## harbor
==> flow/design.v (excerpt) <==
module fft_16 #(
    parameter WD = 12,
    parameter WNRD = 9
)(
    input                  clk,
    input                  rst_n,
    input                  en,
    input  signed [WD-1:0] sin_re,
    input  signed [WD-1:0] sin_im,
    output signed [WD-1:0] sout_re,
    output signed [WD-1:0] sout_im
);
    localparam W16_1_RE = 9'b011101100;
    localparam W16_1_IM = 9'b110011110;
    localparam W16_2_RE = 9'b010110101;
    localparam W16_2_IM = 9'b101001010;
    localparam W16_3_RE = 9'b001100001;
    localparam W16_3_IM = 9'b100010011;
    localparam W16_4_RE = 9'b000000000;
    localparam W16_4_IM = 9'b100000000;
    localparam W16_5_RE = 9'b110011110;
    localparam W16_5_IM = 9'b100010011;
    localparam W16_6_RE = 9'b101001010;
    localparam W16_6_IM = 9'b101001010;
    localparam W16_7_RE = 9'b100010011;
    localparam W16_7_IM = 9'b110011110;
    reg [3:0] count;
    reg  signed [WNRD-1:0] w1_re, w1_im, w2_re, w2_im;
    wire signed [WNRD-1:0] w3_re, w3_im;
    reg  signed [WD-1:0] d1_re [0:7];
    reg  signed [WD-1:0] d1_im [0:7];
    wire signed [WD-1:0] bf1_a_re;
    wire signed [WD-1:0] bf1_a_im;
    wire signed [WD-1:0] bf1_b_re;
    wire signed [WD-1:0] bf1_b_im;
    wire signed [WD-1:0] mux1_a_re;
    wire signed [WD-1:0] mux1_a_im;
    wire signed [WD-1:0] mux1_b_re;
    wire signed [WD-1:0] mux1_b_im;
    wire signed [WD-1:0] tf1_re;
    wire signed [WD-1:0] tf1_im;
    wire signed [WD-1:0] mux1_out_re;
    wire signed [WD-1:0] mux1_out_im;
    reg signed  [WD-1:0] stage1_out_re;
    reg signed  [WD-1:0] stage1_out_im;
    reg  signed [WD-1:0] d2_re [0:3];
    reg  signed [WD-1:0] d2_im [0:3];
    wire signed [WD-1:0] bf2_a_re;
    wire signed [WD-1:0] bf2_a_im;
    wire signed [WD-1:0] bf2_b_re;
    wire signed [WD-1:0] bf2_b_im;
    wire signed [WD-1:0] mux2_a_re;
    wire signed [WD-1:0] mux2_a_im;
    wire signed [WD-1:0] mux2_b_re;
    wire signed [WD-1:0] mux2_b_im;
    wire signed [WD-1:0] tf2_re;
    wire signed [WD-1:0] tf2_im;
    wire signed [WD-1:0] mux2_out_re;
    wire signed [WD-1:0] mux2_out_im;
    reg signed  [WD-1:0] stage2_out_re;
    reg signed  [WD-1:0] stage2_out_im;
    reg  signed [WD-1:0] d3_re [0:1];
  ...
Size in the first run: about 5800 cells after synthesis, roughly 460 flip-flops, about 51 I/O pins, roughly 52000 sq um of cells after synthesis.
Settings: LEC_CHECK=0, CAP_MARGIN=20, CORE_MARGIN=2, CORE_UTILIZATION=67, CTS_CLUSTER_SIZE=99, PLACE_DENSITY=0.37, SLEW_MARGIN=20; clock period 11.0 ns.
run.sh (not shown) runs the stock make flow with config.mk's settings and CLKGATE_MAP_FILE=.
harbor finished end to end and its layout was clean on timing, DRC and antenna.
> inputs changed (harbor -> pepper)
Settings: swapping 67 for 72 in CORE_UTILIZATION; putting SETUP_SLACK_MARGIN at -0.26 where nothing was set; clearing PLACE_DENSITY, which used to be 0.37; clearing CTS_CLUSTER_SIZE, which used to be 99; swapping 11.0 for 9.7 in the clock period (ns, I/O delays scaled along).
==> comparison <==
Relative to harbor, the sequential fraction of total cell area of pepper is lower by 0.28 points.
pepper: all stages done; final checks FAILED (negative setup slack).
Reported for harbor and pepper, number of instances on the worst hold path turned out identical to the last digit.
harbor reports its highest routed metal layer as met5 while pepper reports met4.
pepper vs. harbor: tap cell count decreased by 80 relative to the old numbers, endpoint required time on the critical path decreased by 1.31 ns relative to the old numbers.
harbor ended up with sin_re[0] as its launch point of the critical path; pepper ended up with sin_re[1].
Compared with harbor, pepper ends up with a larger final cell area.
Relative to pepper, the following input files were edited for onyx:
Settings: clearing SETUP_SLACK_MARGIN, which used to be -0.26; swapping 72 for 40 in CORE_UTILIZATION; swapping 9.7 for 10.7 in the clock period (ns, I/O delays scaled along).
Notes after the runs:
Summary of pepper and onyx: one run falls short of a clean finish, namely pepper.
From the logs: pepper reached the end of the flow and failed the layout checks with negative setup slack.
Density: onyx sparser than pepper
onyx vs pepper, end of the critical path: stage1_out_re[6]$_SDFF_PN0_ vs stage1_out_re[3]$_SDFF_PN0_
onyx — number of endpoints failing setup at the final stage 24 lower, pepper as reference
Re total setup buffers inserted after CTS: onyx is 42% down on pepper.
Edits applied to the flow inputs when going from onyx to raven:
Settings: CTS_CLUSTER_DIAMETER: unset -> 209; PLACE_DENSITY_LB_ADDON: unset -> 0.01; SETUP_SLACK_MARGIN: unset -> -0.26; ABC_AREA: unset -> 1; CORE_UTILIZATION: 40 -> 72; the clock period (ns, I/O delays scaled along): 10.7 -> 9.7.
Results
- Relative to onyx, the setup slack of raven is lower by 0.074 ns.
- Taking onyx as the reference, in raven worst slack after detailed placement climbed 0.52 ns; synthesized cell count climbed about 17%; number of non-clock buffers in the layout dropped about 10%; count of inserted antenna diode cells dropped 2.
- [raven vs onyx] depth of the critical timing path with buffers and inverters included: lower in raven
- On first-pass GRT wire length, raven and onyx are basically level.
